==> try-nickel <==
Design CentralProcessingUnit, start of the top module:
module CentralProcessingUnit (
  input clock,
  input reset,
  input handInterruptSignalIn,
  input [15:0] IF_memory_read,
  output [15:0] IF_address,
  input [15:0] MEM_memory_read,
  output [1:0] MEM_memory_control,
  output [15:0] MEM_memory_address,
  output [15:0] MEM_target_value,
  output [175:0] register_value
);
Settings: LEC_CHECK=0, ABC_AREA=0, CAP_MARGIN=20, CORE_MARGIN=2, CORE_UTILIZATION=41, PLACE_DENSITY_LB_ADDON=0.28, SETUP_SLACK_MARGIN=0.4, SLEW_MARGIN=20; clock period 6.57 ns.
run.sh (not shown) runs the stock make flow with config.mk's settings and CLKGATE_MAP_FILE=.
==> try-zinc (differences from try-nickel) <==
Settings changed: ABC_AREA 0 to unset, CORE_UTILIZATION 41 to 13, PLACE_DENSITY set to 0.6, PLACE_DENSITY_LB_ADDON 0.28 to unset, SETUP_SLACK_MARGIN 0.4 to unset.
==> flow/constraint.sdc (replaced) <==
create_clock -name core_clock -period 15.6 [get_ports {clock}]
set_input_delay 3.1200 -clock core_clock [delete_from_list [all_inputs] [get_ports {clock}]]
set_output_delay 3.1200 -clock core_clock [all_outputs]
set_load 0.01 [all_outputs]
==> GITHUB_STEP_SUMMARY <==
### Yosys + OpenROAD results

| Metric | Value |
|---|---|
| Status | finished clean |
| Chip area | 261000 µm² |
| First-pass GRT wire length | 215 mm |
| Met1 Usage GRT | 15.1% |
| WHS Endpoint | hardwareHandler.handSignalCache[1]$_DFF_PN1_ |
| RSZ-0062 raised after global routing | no |
| Seq area share | 33.6% |
| Crit path cell chain | clkdlybuf4s50_1 > mux2i_2 > nor2b_1 > a311oi_1 > a31oi_1 > or4_4 > nor4_4 > mux2i_1 > buf_4 > nand3_1 > buf_4 > or3b_1 > o221a_1 |
| Worst slew margin | 25.0% |
| DR WL met3 | 13.5 mm |
# the run above: try-zinc

==> GITHUB_STEP_SUMMARY <==
### Yosys + OpenROAD results

| Metric | Value |
|---|---|
| Status | failed layout checks |
| SO Viols | setup timing |
| Worst slew margin | 33.4% |
| Seq area share | 30.7% |
| Fin worst setup slack | -1.03 ns |
| First-pass GRT wire length | 205 mm |
| DR WL met3 | 15.1 mm |
| Setup violators final | 51 |
| Mean area per synthesized cell | 9.44 µm² |
| Met1 Usage GRT | 48.3% |
| Crit path cell chain | buf_12 > buf_6 > xor2_2 > nor4_4 > a31oi_1 > buf_4 > a311oi_4 > a31oi_1 > or4_4 > nor4_4 > buf_4 > mux2i_4 > nand2_2 > buf_4 > buf_6 > a2111oi_4 > o31ai_2 |
| Chip area | 83700 µm² |
# the run above: try-nickel


* * *

==> inputs of job 8995 <==
Starting RTL as in the previous note.
Settings: LEC_CHECK=0, CAP_MARGIN=20, CELL_PAD_IN_SITES_GLOBAL_PLACEMENT=3, CORE_ASPECT_RATIO=0.55, CORE_MARGIN=5, CORE_UTILIZATION=53, CTS_CLUSTER_DIAMETER=109, MAX_ROUTING_LAYER=met4, PLACE_DENSITY_LB_ADDON=0.22, SLEW_MARGIN=20, TNS_END_PERCENT=10; clock period 8.1 ns.
==> job 9995 (differences from job 8995) <==
==> flow/config.mk (replaced) <==
export PLATFORM = sky130hd
export DESIGN_NAME = CentralProcessingUnit
export DESIGN_NICKNAME = CentralProcessingUnit
export VERILOG_FILES = /design/flow/design.v
export SDC_FILE = /design/flow/constraint.sdc
export NUM_CORES = 4
export LEC_CHECK = 0
export CAP_MARGIN = 20
export CORE_MARGIN = 2
export CORE_UTILIZATION = 57
export SLEW_MARGIN = 20
==> flow/constraint.sdc (replaced) <==
create_clock -name core_clock -period 6.0 [get_ports {clock}]
set_input_delay 1.2000 -clock core_clock [delete_from_list [all_inputs] [get_ports {clock}]]
set_output_delay 1.2000 -clock core_clock [all_outputs]
set_load 0.01 [all_outputs]
==> comparison table <==
metric	job 8995	job 9995
Result of the run	did not finish	failed layout checks
Failing step	global placement without I/O	-
Layout check failures	-	setup timing
Area share of the largest cell type after synthesis	26.48%	26.48%
Die Outline Area	68280 sq um	60470 sq um
Cells after Synth	3533	3533
Cell count listed in synth_stat.txt	3533	3533
Horizontal extent of the die	348.3 microns	245.9 microns
Die extent in y	196.1 microns	245.9 microns
Number of unique standard cell types used by synthesis	96	96
Post-synthesis net count	3700	3700
Number of flops mapped to enable cells by yosys	0	0
Complex-gate fraction of the synthesized area	19.20%	19.20%
FP Rows	68	88
Area of the core region	62540 sq um	57810 sq um
Synthesized-area fraction occupied by adder cells	5.064%	5.064%
Yosys Warn Count	28	28
Post-synthesis average cell area	9.442 sq um	9.442 sq um
Initial cell density of the core	53.34%	57.71%

* * *

==> trial 58 <==
CentralProcessingUnit again, from the RTL that the note above started with.
Settings: LEC_CHECK=0, CAP_MARGIN=20, CELL_PAD_IN_SITES_GLOBAL_PLACEMENT=0, CORE_MARGIN=2, CORE_UTILIZATION=58, CTS_CLUSTER_DIAMETER=44, CTS_CLUSTER_SIZE=27, GPL_TIMING_DRIVEN=1, MAX_ROUTING_LAYER=met4, SLEW_MARGIN=20, TNS_END_PERCENT=30; clock period 8.78 ns.
==> build 36: changes against trial 58 <==
- CELL_PAD_IN_SITES_GLOBAL_PLACEMENT: 0 -> not set
- CORE_ASPECT_RATIO: not set -> 0.76
- CORE_UTILIZATION: 58 -> 40
- CTS_CLUSTER_DIAMETER: 44 -> 90
- CTS_CLUSTER_SIZE: 27 -> not set
- GPL_TIMING_DRIVEN: 1 -> not set
- HOLD_SLACK_MARGIN: not set -> 0.2
- MAX_ROUTING_LAYER: met4 -> not set
- PLACE_DENSITY: not set -> 0.6
- SETUP_SLACK_MARGIN: not set -> 3.02
- TNS_END_PERCENT: 30 -> 15
==> flow/constraint.sdc (replaced) <==
create_clock -name core_clock -period 11.0 [get_ports {clock}]
set_input_delay 2.2000 -clock core_clock [delete_from_list [all_inputs] [get_ports {clock}]]
set_output_delay 2.2000 -clock core_clock [all_outputs]
set_load 0.01 [all_outputs]
==> trial 17: changes against trial 58 <==
- CAP_MARGIN: 20 -> 0
- CELL_PAD_IN_SITES_GLOBAL_PLACEMENT: 0 -> not set
- CORE_UTILIZATION: 58 -> 70
- CTS_CLUSTER_DIAMETER: 44 -> not set
- CTS_CLUSTER_SIZE: 27 -> 42
- GPL_TIMING_DRIVEN: 1 -> not set
- MAX_ROUTING_LAYER: met4 -> not set
- PLACE_DENSITY: not set -> 0.6
- TNS_END_PERCENT: 30 -> not set
==> flow/constraint.sdc (replaced) <==
create_clock -name core_clock -period 6.04 [get_ports {clock}]
set_input_delay 1.2080 -clock core_clock [delete_from_list [all_inputs] [get_ports {clock}]]
set_output_delay 1.2080 -clock core_clock [all_outputs]
set_load 0.01 [all_outputs]
==> results <==
- Trial 17 stopped in 5_1_grt with GRT-0232. Build 36 finished with timing, DRC and antenna clean. Trial 58 completed and failed the layout checks on negative setup slack.
- Between trial 58 and build 36, the lower power is in build 36 (gap about 28%, measured against build 36).
- In trial 58 the register-to-register slack is worse than in build 36, by 1.2 ns.
- In build 36 the final cell count is higher than in trial 58, by 8.4%.
- Between trial 58 and build 36, the lower worst hold slack is in trial 58 (gap 0.0013 ns).
- Design area: build 36 is higher than trial 58 (about 2.6%).
- Between trial 58 and build 36, the lower first-iteration DRC count is in build 36 (gap about 26%, measured against build 36).
No activity file was given, so power comes from the tool's default toggle rates.
